==> nickel: inputs <==
==> flow/design.v <==
`timescale 1 ns / 1 ps
`default_nettype none
package bfp_pkg;
  function automatic logic [63:0] byte_reverse(input logic [63:0] din);
    for (int i = 0; i < 8; i++) begin
      byte_reverse[63-8*i-:8] = din[8*i+7-:8];
    end
  endfunction
endpackage
`timescale 1 ns / 1 ps
`default_nettype none
module fifo_srl #(
    parameter int ADDR_WIDTH = 4,
    parameter int DATA_WIDTH = 8
) (
    input logic clk,
    input logic rst,
    input logic  [DATA_WIDTH-1:0] din,
    input logic wr_en,
    output logic full,
    output logic [DATA_WIDTH-1:0] dout,
    output logic empty,
    input logic                   rd_en
);
  localparam int Depth = 2 ** ADDR_WIDTH;
  logic [DATA_WIDTH-1:0] srl   [Depth];
  logic [ADDR_WIDTH-1:0] addr;
  logic                  valid;
  assign full = &addr;
  always_ff @(posedge clk) begin
    if (wr_en && !full) begin
      srl[0] <= din;
      for (int i = 1; i < 16; i++) begin
        srl[i] <= srl[i-1];
      end
    end
  end
  assign dout = srl[addr];
  always_ff @(posedge clk) begin
    if (rst) begin
      addr <= '0;
    end else if (wr_en && ~rd_en && ~&addr && valid) begin
      addr <= addr + 1;
    end else if (rd_en && (&addr || (~wr_en && |addr))) begin
      addr <= addr - 1;
    end
  end
  always_ff @(posedge clk) begin
    if (rst) begin
      valid <= 1'b0;
    end else if (addr == '0 && wr_en) begin
      valid <= 1'b1;
    end else if (addr == '0 && ~wr_en && rd_en) begin
      valid <= 1'b0;
    end
  end
  assign empty = ~valid;
endmodule
`default_nettype wire
`timescale 1 ns / 1 ps
`default_nettype none
module bfp_comp_exp (
    input logic clk,
    input logic rst,
    input logic  [63:0] din_data,
    input logic din_valid,
    input logic din_sync,
    input logic din_last,
    output logic [63:0] dout_data,
    output logic [ 2:0] dout_state,
    output logic dout_valid,
    output logic dout_sync,
    output logic dout_last,
    input logic  [ 3:0] ud_iq_width
);
  function automatic logic [15:0] get_max2(input logic [15:0] din0, input logic [15:0] din1);
    logic [15:0] d0;
    logic [15:0] d1;
    d0 = din0[15] ? ~din0 : din0;
    d1 = din1[15] ? ~din1 : din1;
    get_max2 = d0 > d1 ? d0 : d1;
  endfunction
  function automatic logic [15:0] get_max4(input logic [15:0] din0, input logic [15:0] din1,
                                           input logic [15:0] din2, input logic [15:0] din3);
    logic [15:0] d0;
    logic [15:0] d1;
    d0 = get_max2(din0, din1);
    d1 = get_max2(din2, din3);
    get_max4 = d0 > d1 ? d0 : d1;
  endfunction
  function automatic logic [3:0] get_msb(input logic [15:0] din);
    get_msb = 0;
    for (int i = 1; i < 16; i++) begin
      if (din[i] ^ din[i-1]) get_msb = i;
    end
  endfunction
  function automatic logic [3:0] get_shift(input logic [3:0] msb, input logic [3:0] width);
    get_shift = width == 0 ? 0 : 15 - msb;
    get_shift = get_shift < 16 - width ? get_shift : 16 - width;
  endfunction
  function automatic logic [3:0] get_exp(input logic [3:0] msb, input logic [3:0] width);
    logic [4:0] temp;
    if (width == '0) begin
      temp = '0;
    end else begin
      temp = {1'b0, msb} - width + 1;
    end
    get_exp = temp[4] ? 0 : temp[3:0];
  endfunction
  function automatic logic [15:0] get_mask(input logic [3:0] w);
    logic [15:0] mask;
    case (w)
      0: mask = 16'h0000;
      1: mask = 16'h7FFF;
      2: mask = 16'h3FFF;
      3: mask = 16'h1FFF;
      4: mask = 16'h0FFF;
      5: mask = 16'h07FF;
      6: mask = 16'h03FF;
      7: mask = 16'h01FF;
      8: mask = 16'h00FF;
      9: mask = 16'h007F;
      10: mask = 16'h003F;
      11: mask = 16'h001F;
      12: mask = 16'h000F;
      13: mask = 16'h0007;
      14: mask = 16'h0003;
      default: mask = 16'h0001;
    endcase
    get_mask = mask;
  endfunction
  logic [15:0] data0  [4];
  logic [ 2:0] state0;
  generate
    for (genvar i = 0; i < 4; i++) begin : g_data0
      assign data0[i] = din_data[63-i*16-:16];
    end
  endgenerate
  always_ff @(posedge clk) begin
    if (rst || (din_valid && din_last)) begin
      state0 <= '0;
    end else if (din_valid) begin
      state0 <= state0 == 5 ? 0 : state0 + 1;
    end
  end
  logic [15:0] max1;
  logic [ 2:0] state1;
  logic        valid1;
  logic        last1;
  always_ff @(posedge clk) begin
    max1 <= get_max4(data0[0], data0[1], data0[2], data0[3]);
  end
  always_ff @(posedge clk) begin
    state1 <= state0;
    valid1 <= din_valid;
    last1  <= din_last;
  end
  logic [15:0] max2;
  logic [ 2:0] state2;
  logic [ 3:0] shift2;
  logic [ 3:0] exp2;
  logic        valid2;
  logic        last2;
  always_ff @(posedge clk) begin
    if (valid1) begin
      if (state1 == 0) begin
        max2 <= max1;
      end else begin
        max2 <= get_max2(max1, max2);
      end
    end
  end
  assign shift2 = get_shift(get_msb(max2), ud_iq_width);
  assign exp2   = get_exp(get_msb(max2), ud_iq_width);
  always_ff @(posedge clk) begin
    state2 <= state1;
    valid2 <= valid1;
    last2  <= last1;
  end
  logic [64:0] fifo3;
  logic [15:0] mask3;
  logic [15:0] data3  [4];
  logic [ 3:0] shift3;
  logic [ 3:0] exp3;
  logic [ 2:0] state3;
  logic        empty3;
  logic        valid3;
  logic        sync3;
  logic        last3;
  always_ff @(posedge clk) begin
    mask3 <= get_mask(ud_iq_width) >> 1;
  end
  generate
    for (genvar i = 0; i < 4; i++) begin : g_data3
      assign data3[i] = fifo3[63-i*16-:16];
    end
  endgenerate
  always_ff @(posedge clk) begin
    if (rst || (valid3 && last3)) begin
      state3 <= '0;
    end else if (~empty3 || valid3) begin
      state3 <= state3 == 5 ? 0 : state3 + 1;
    end
  end
  assign valid3 = ~empty3 || state3 > 0;
  always_ff @(posedge clk) begin
    if (rst) begin
      sync3 <= 1'b0;
    end else if (valid3 && last3) begin
      sync3 <= 1'b0;
    end else if (valid3) begin
      sync3 <= 1'b1;
    end
  end
  assign last3 = fifo3[64];
  logic [15:0] mask4;
  logic [15:0] data4  [4];
  logic [ 3:0] exp4;
  logic [ 2:0] state4;
  logic        valid4;
  logic        sync4;
  logic        last4;
  always_ff @(posedge clk) begin
    mask4 <= ~get_mask(ud_iq_width);
  end
  generate
    for (genvar i = 0; i < 4; i++) begin : g_data4
      always_ff @(posedge clk) begin
        data4[i] <= (data3[i] << shift3) | mask3;
      end
    end
  endgenerate
  always_ff @(posedge clk) begin
    exp4   <= exp3;
    state4 <= state3;
    valid4 <= valid3;
    sync4  <= sync3;
    last4  <= last3;
  end
  logic [63:0] data5_or;
  logic [63:0] data5_shift[4];
  logic [15:0] data5      [4];
  logic [ 6:0] shift5     [4];
  logic [ 3:0] exp5;
  logic [ 2:0] state5;
  logic        valid5;
  logic        sync5;
  logic        last5;
  generate
    for (genvar i = 0; i < 4; i++) begin : g_data5
      always_ff @(posedge clk) begin
        if (data4[i] == 16'h7FFF) begin
          data5[i] <= data4[i] & mask4;
        end else begin
          data5[i] <= (data4[i] + 1) & mask4;
        end
      end
      always_comb begin
        data5_shift[i] = {data5[i], 48'b0} >> shift5[i];
      end
    end
  endgenerate
  always_comb begin
    if (state5 == 0) begin
      data5_or = {4'b0, exp5, 56'b0};
    end else begin
      data5_or = 64'b0;
    end
    for (int i = 0; i < 4; i++) begin
      data5_or = data5_or | data5_shift[i];
    end
  end
  generate
    for (genvar i = 0; i < 4; i++) begin : g_shift5
      always_ff @(posedge clk) begin
        if (state4 == 0) begin
          shift5[i] <= i * ud_iq_width + 8;
        end else begin
          shift5[i] <= i * ud_iq_width;
        end
      end
    end
  endgenerate
  always_ff @(posedge clk) begin
    exp5   <= exp4;
    state5 <= state4;
    valid5 <= valid4;
    sync5  <= sync4;
    last5  <= last4;
  end
  always_ff @(posedge clk) begin
    dout_data  <= data5_or;
    dout_state <= state5;
    dout_sync  <= sync5;
    dout_valid <= valid5;
    dout_last  <= last5;
  end
  logic [7:0] exp_fifo_din;
  logic       exp_fifo_wr;
  logic [7:0] exp_fifo_dout;
  logic       exp_fifo_rd;
  assign exp_fifo_din = {shift2, exp2};
  assign exp_fifo_wr  = valid2 && (state2 == 5 || last2);
  assign exp_fifo_rd  = (state3 == 0);
  assign {shift3, exp3} = exp_fifo_dout;
  fifo_srl #(
      .DATA_WIDTH(8)
  ) i_exp_fifo (
      .clk  (clk),
      .rst  (rst),
      .din  (exp_fifo_din),
      .wr_en(exp_fifo_wr),
      .full (   ),
      .dout (exp_fifo_dout),
      .empty(empty3),
      .rd_en(exp_fifo_rd)
  );
  fifo_srl #(
      .DATA_WIDTH(65)
  ) i_data_fifo (
      .clk  (clk),
      .rst  (rst),
      .din  ({din_last, din_data}),
      .wr_en(din_valid),
      .full (   ),
      .dout (fifo3),
      .empty(   ),
      .rd_en(valid3)
  );
endmodule
`default_nettype wire
`timescale 1 ns / 1 ps
`default_nettype none
module bfp_comp_gearbox (
    input logic clk,
    input logic rst,
    input logic  [63:0] din_data,
    input logic  [ 2:0] din_state,
    input logic din_valid,
    input logic din_sync,
    input logic din_last,
    output logic [63:0] m_axis_tdata,
    output logic [ 7:0] m_axis_tkeep,
    output logic m_axis_tvalid,
    output logic m_axis_tlast,
    input logic [3:0] ud_iq_width
);
  logic [63:0] data_shift;
  logic [63:0] data_shift_f;
  logic [63:0] tdata;
  logic [63:0] tdata_f;
  logic [ 4:0] cnt;
  logic [ 4:0] cnt_next;
  logic [ 5:0] shift;
  logic        last_extend;
  assign {data_shift, data_shift_f} = {din_data, 64'b0} >> shift;
  always_ff @(posedge clk) begin
    if (rst) begin
      cnt <= '0;
    end else if (din_valid && din_last && cnt_next > 16) begin
      cnt <= cnt_next;
    end else if (din_valid && din_last) begin
      cnt <= '0;
    end else if (din_valid) begin
      cnt <= cnt_next;
    end else if (last_extend) begin
      cnt <= '0;
    end
  end
  always_comb begin
    if (din_state == 0) begin
      cnt_next = (cnt & 5'h0F) + 2 + ud_iq_width;
    end else begin
      cnt_next = (cnt & 5'h0F) + ud_iq_width;
    end
  end
  assign shift = {cnt[3:0], 2'b0};
  always_ff @(posedge clk) begin
    last_extend <= din_valid && din_last && (cnt_next > 16);
  end
  always_ff @(posedge clk) begin
    if (last_extend) begin
        tdata <= tdata_f | data_shift;
    end else if (din_valid) begin
      if (~din_sync) begin
        tdata <= data_shift;
      end else if (cnt[4]) begin
        tdata <= tdata_f | data_shift;
      end else begin
        tdata <= tdata | data_shift;
      end
    end
  end
  always_ff @(posedge clk) begin
    if (din_valid) begin
      tdata_f <= data_shift_f;
    end
  end
  assign m_axis_tdata  = bfp_pkg::byte_reverse(tdata);
  always_ff @(posedge clk) begin
    if (din_valid && din_last) begin
      m_axis_tvalid <= 1'b1;
    end else if (last_extend) begin
      m_axis_tvalid <= 1'b1;
    end else if (din_valid && cnt_next >= 16) begin
      m_axis_tvalid <= 1'b1;
    end else begin
      m_axis_tvalid <= 1'b0;
    end
  end
  always_ff @(posedge clk) begin
    if (din_valid && din_last && cnt_next <= 16) begin
      m_axis_tlast <= 1'b1;
    end else if (last_extend) begin
      m_axis_tlast <= 1'b1;
    end else if (din_valid) begin
      m_axis_tlast <= 1'b0;
    end
  end
  always_ff @(posedge clk) begin
    if (din_valid && din_last && cnt_next < 16) begin
      m_axis_tkeep <= 8'hFF >> (8 - shift / 8);
    end else if (last_extend) begin
      m_axis_tkeep <= 8'hFF >> (8 - shift / 8);
    end else if (din_valid) begin
      m_axis_tkeep <= 8'hFF;
    end
  end
endmodule
`default_nettype wire
`timescale 1 ns / 1 ps
`default_nettype none
module bfp_comp (
    input logic clk,
    input logic rst,
    input logic  [63:0] s_axis_tdata,
    input logic  [ 7:0] s_axis_tkeep,
    input logic s_axis_tvalid,
    input logic s_axis_tlast,
    input logic  [31:0] s_axis_tuser,
    output logic [63:0] m_axis_tdata,
    output logic [ 7:0] m_axis_tkeep,
    output logic m_axis_tvalid,
    output logic m_axis_tlast,
    output logic [31:0] m_axis_tuser,
    input logic  [ 3:0] ctrl_ud_comp_meth,
    input logic  [ 3:0] ctrl_ud_iq_width
);
  logic [63:0] s_axis_tdata_reversed;
  logic [63:0] data0;
  logic        valid0;
  logic        last0;
  logic [31:0] user0;
  logic        sync0;
  logic [ 3:0] ud_iq_width;
  logic [63:0] d0_data;
  logic [ 2:0] d0_state;
  logic        d0_valid;
  logic        d0_sync;
  logic        d0_last;
  logic [31:0] fifo_din;
  logic        fifo_wr;
  logic [31:0] fifo_dout;
  logic        fifo_rd;
  assign s_axis_tdata_reversed = bfp_pkg::byte_reverse(s_axis_tdata);
  always_ff @(posedge clk) begin
    data0  <= s_axis_tdata_reversed;
    valid0 <= s_axis_tvalid;
    last0  <= s_axis_tlast;
    user0  <= s_axis_tuser;
  end
  always_ff @(posedge clk) begin
    if (rst || (valid0 && last0)) begin
      sync0 <= 1'b0;
    end else if (valid0) begin
      sync0 <= 1'b1;
    end
  end
  assign fifo_din = user0;
  assign fifo_wr  = valid0 && ~sync0;
  assign fifo_rd  = d0_valid & ~d0_sync;
  always_ff @(posedge clk) begin
    if (fifo_rd) begin
      m_axis_tuser <= fifo_dout;
    end
  end
  always_ff @(posedge clk) begin
    if (ctrl_ud_comp_meth == 1) begin
      ud_iq_width <= ctrl_ud_iq_width;
    end else begin
      ud_iq_width <= '0;
    end
  end
  bfp_comp_exp i_exp (
      .clk        (clk),
      .rst        (rst),
      .din_data   (data0),
      .din_valid  (valid0),
      .din_sync   (sync0),
      .din_last   (last0),
      .dout_data  (d0_data),
      .dout_state (d0_state),
      .dout_valid (d0_valid),
      .dout_sync  (d0_sync),
      .dout_last  (d0_last),
      .ud_iq_width(ud_iq_width)
  );
  bfp_comp_gearbox i_gearbox (
      .clk          (clk),
      .rst          (rst),
      .din_data     (d0_data),
      .din_state    (d0_state),
      .din_valid    (d0_valid),
      .din_sync     (d0_sync),
      .din_last     (d0_last),
      .m_axis_tdata (m_axis_tdata),
      .m_axis_tkeep (m_axis_tkeep),
      .m_axis_tvalid(m_axis_tvalid),
      .m_axis_tlast (m_axis_tlast),
      .ud_iq_width  (ud_iq_width)
  );
  fifo_srl #(
      .DATA_WIDTH(32)
  ) i_user_fifo (
      .clk  (clk),
      .rst  (rst),
      .din  (fifo_din),
      .wr_en(fifo_wr),
      .full (   ),
      .dout (fifo_dout),
      .empty(   ),
      .rd_en(fifo_rd)
  );
endmodule
`default_nettype wire
==> flow/run.sh <==
#!/bin/bash
# the make line also repeats each setting of config.mk as NAME=value (left out here)
make -C /OpenROAD-flow-scripts/flow DESIGN_CONFIG=/design/flow/config.mk WORK_HOME=/design/flow/orfs CLKGATE_MAP_FILE= finish
==> flow/config.mk <==
export PLATFORM = sky130hd
export DESIGN_NAME = bfp_comp
export DESIGN_NICKNAME = bfp_comp
export VERILOG_FILES = /design/flow/design.v
export SDC_FILE = /design/flow/constraint.sdc
export NUM_CORES = 4
export LEC_CHECK = 0
export ABC_AREA = 1
export CAP_MARGIN = 20
export CORE_MARGIN = 5
export CORE_UTILIZATION = 32
export MAX_ROUTING_LAYER = met5
export PLACE_DENSITY = 0.6
export SLEW_MARGIN = 20
==> flow/constraint.sdc <==
create_clock -name core_clock -period 7.74 [get_ports {clk}]
set_input_delay 1.5480 -clock core_clock [delete_from_list [all_inputs] [get_ports {clk}]]
set_output_delay 1.5480 -clock core_clock [all_outputs]
set_load 0.01 [all_outputs]
==> pepper: changes against nickel <==
- ABC_AREA: 1 -> default
- CORE_MARGIN: 5 -> 2
- CORE_UTILIZATION: 32 -> 60
- MAX_ROUTING_LAYER: met5 -> default
- PLACE_DENSITY: 0.6 -> default
- SETUP_SLACK_MARGIN: default -> 1.63
==> flow/constraint.sdc (replaced) <==
create_clock -name core_clock -period 5.86 [get_ports {clk}]
set_input_delay 1.1720 -clock core_clock [delete_from_list [all_inputs] [get_ports {clk}]]
set_output_delay 1.1720 -clock core_clock [all_outputs]
set_load 0.01 [all_outputs]
==> qor summary <==
	nickel	pepper
Run status	timing/DRC/antenna clean	timing/DRC/antenna clean
Clock transition at path regs	0.06 ns	0.07 ns
Starting utilization of the core area	32.1%	60.2%
Synth-to-Final Area Change	15.5%	13.5%
Layout filler cell count	27.9k	10.8k
Post-Route Skew	0.0854 ns	0.0414 ns
Capturing element of the worst setup path	i_exp.max1[8]	i_exp.max1[6]
Sequential power	16.1 mW	21.3 mW
Number of detailed-route iterations in the first pass	6	8
Count of buffers not belonging to the clock network in the layout	324	420
Combinational share of cell area	23.9%	25.6%
Gp weighted congestion	0.886	0.984
Met2 Routed Length	115,000 um	124,000 um
Power figures rest on the tool's default switching activity, not on a simulated workload.
